// axi_slave
module axi_slave #(
    parameter AXI_ID_WD   = 2,
    parameter AXI_DATA_WD = 32,
    parameter AXI_ADDR_WD = 32,
    parameter AXI_STRB_WD = 4
    )(
    input                      S_AXI_ACLK,
    input                      S_AXI_ARESETN,
    input  [AXI_ADDR_WD-1 : 0] S_AXI_AWADDR,
    input  [AXI_ID_WD-1   : 0] S_AXI_AWID,
    input  [1 : 0]             S_AXI_AWBURST,
    input  [2 : 0]             S_AXI_AWSIZE,
    input  [7 : 0]             S_AXI_AWLEN,
    input                      S_AXI_AWVALID,
    output                     S_AXI_AWREADY,
    input  [AXI_DATA_WD-1 : 0] S_AXI_WDATA,
    input  [AXI_STRB_WD-1 : 0] S_AXI_WSTRB,
    input                      S_AXI_WLAST,
    input                      S_AXI_WVALID,
    output                     S_AXI_WREADY,
    output [AXI_ID_WD-1   : 0] S_AXI_BID,
    output [1 : 0]             S_AXI_BRESP,
    output                     S_AXI_BVALID,
    input                      S_AXI_BREADY,
    input  [AXI_ADDR_WD-1 : 0] S_AXI_ARADDR,
    input  [AXI_ID_WD-1   : 0] S_AXI_ARID,
    input  [1 : 0]             S_AXI_ARBURST,
    input  [2 : 0]             S_AXI_ARSIZE,
    input  [7 : 0]             S_AXI_ARLEN,
    input                      S_AXI_ARVALID,
    output                     S_AXI_ARREADY,
    output [AXI_DATA_WD-1 : 0] S_AXI_RDATA,
    output                     S_AXI_RLAST,
    output [AXI_ID_WD-1   : 0] S_AXI_RID,
    output [1 : 0]             S_AXI_RRESP,
    output                     S_AXI_RVALID,
    input                      S_AXI_RREADY
    );
Size: ~6,800 cells after synthesis, ~2,100 flip-flops, ~180 I/O pins, about 88,000 sq um of cells after synthesis.
make LEC_CHECK=0 ABC_AREA=1 CAP_MARGIN=15 CELL_PAD_IN_SITES_DETAIL_PLACEMENT=2 CELL_PAD_IN_SITES_GLOBAL_PLACEMENT=4 CORE_MARGIN=4 CORE_UTILIZATION=43 GPL_ROUTABILITY_DRIVEN=1 MIN_ROUTING_LAYER=met2 PLACE_DENSITY_LB_ADDON=0.06 SETUP_SLACK_MARGIN=1.06 SLEW_MARGIN=5 TNS_END_PERCENT=95 finish   # period 5.73 ns
run.sh (not shown) runs the stock make flow with config.mk's settings and CLKGATE_MAP_FILE=.
The starting point reached the layout checks and failed them: negative setup slack.
Change:
ABC_AREA = default   (was 1)
CAP_MARGIN = 20   (was 15)
CORE_MARGIN = 2   (was 4)
CORE_UTILIZATION = 30   (was 43)
GPL_ROUTABILITY_DRIVEN = default   (was 1)
MIN_ROUTING_LAYER = default   (was met2)
PLACE_DENSITY = 0.5   (was default)
PLACE_DENSITY_LB_ADDON = default   (was 0.06)
SETUP_SLACK_MARGIN = 0.39   (was 1.06)
SLEW_MARGIN = 20   (was 5)
TNS_END_PERCENT = default   (was 95)
clock period = 8.57 ns   (was 5.73 ns; I/O delays follow)
- The new run passed the timing, design-rule and antenna checks
- power came out lower by 39%
- global-route usage went down by 26 points
- worst setup slack gets better by 0.89 ns
- wire length decreases by 16%
- utilization is lower by 17 points
- clock-buffer cell count went up by 37
Change:
CORE_UTILIZATION = 24   (was 30)
SETUP_SLACK_MARGIN = default   (was 0.39)
What happened: The changed run ran to the end with no violations. Power is higher slightly. Setup slack loses 0.24 ns. Global-route usage falls by 3.8 points. Area after synthesis is unchanged. Core utilization goes down by 6.8 points. Sequential power is about the same.
Change:
CELL_PAD_IN_SITES_DETAIL_PLACEMENT = default   (was 2)
CELL_PAD_IN_SITES_GLOBAL_PLACEMENT = default   (was 4)
CORE_UTILIZATION = 72   (was 24)
CTS_CLUSTER_SIZE = 40   (was default)
PLACE_DENSITY = default   (was 0.5)
SETUP_SLACK_MARGIN = 1.29   (was default)
clock period = 5.1 ns   (was 8.57 ns; I/O delays follow)
Outcome: Now the flow finished but fails on negative setup slack. Area after synthesis stays the same. Hold slack hardly moves. Sequential share of layout area is higher by 0.74 points. Power is higher by well over a third. Global-route usage is higher by 24 points. Wire length is lower by roughly a tenth. Clock skew is lower by 0.0096 ns. Register-to-register slack got worse by 2.1 ns. Clock-buffer cell count is lower by 94.

run A:
axi_slave again, from the RTL that the note above started with.
==> flow/config.mk <==
export PLATFORM = sky130hd
export DESIGN_NAME = axi_slave
export DESIGN_NICKNAME = axi_slave
export VERILOG_FILES = /design/flow/design.v
export SDC_FILE = /design/flow/constraint.sdc
export NUM_CORES = 4
export LEC_CHECK = 0
export CAP_MARGIN = 20
export CELL_PAD_IN_SITES_DETAIL_PLACEMENT = 0
export CELL_PAD_IN_SITES_GLOBAL_PLACEMENT = 4
export CORE_MARGIN = 2
export CORE_UTILIZATION = 57
export CTS_CLUSTER_DIAMETER = 379
export CTS_CLUSTER_SIZE = 15
export SLEW_MARGIN = 20
export TNS_END_PERCENT = 5
==> flow/constraint.sdc <==
create_clock -name core_clock -period 4.31 [get_ports {S_AXI_ACLK}]
set_input_delay 0.8620 -clock core_clock [delete_from_list [all_inputs] [get_ports {S_AXI_ACLK}]]
set_output_delay 0.8620 -clock core_clock [all_outputs]
set_load 0.01 [all_outputs]
| run A | all stages done | FAIL | negative setup slack |
> inputs changed (run A -> run B)
Settings: CORE_UTILIZATION changed from 57 to 40; CTS_CLUSTER_DIAMETER removed (was 379); SETUP_SLACK_MARGIN newly set to 1.45; CTS_CLUSTER_SIZE removed (was 15); PLACE_DENSITY newly set to 0.5; TNS_END_PERCENT removed (was 5); the clock period (ns, I/O delays scaled along) changed from 4.31 to 5.92.
--- outcome ---
- Every stage of the flow completed for run B, and the final layout passed the timing, design-rule and antenna checks.
- | wire length on met2 | run B vs run A | about 23% higher |
- Going from run A to run B, the setup slack was found to have gone up by 1.17 ns.
- Run B ends up with a top fanout value on the critical path that is 19 lower than in run A.
Setup changes, run B to run C
Settings: ABC_AREA newly set to 1; CELL_PAD_IN_SITES_GLOBAL_PLACEMENT changed from 4 to 0; CORE_UTILIZATION changed from 40 to 52.
==> comparison <==
Cell with the largest stage delay on the worst path: sky130_fd_sc_hd__edfxtp_1 -> run C, sky130_fd_sc_hd__mux4_2 -> run B
Summary: with run B as the reference, count of clock-buffer cells in the layout in run C moved down by a few percent.
Run C vs. run B: final core utilization increased 14 points, met2 layer usage reported by global route rose by 5.4 points, number of placed instances with taps included has increased, number of buffers outside the clock class in the layout shows a reduction of 37.
Per the comparison of run C with run B, global route total overflow closely matched the old numbers, reported leakage power went up 3.9%, final critical delay including setup and external delays now sits lower.
No activity file was given, so power comes from the tool's default toggle rates.
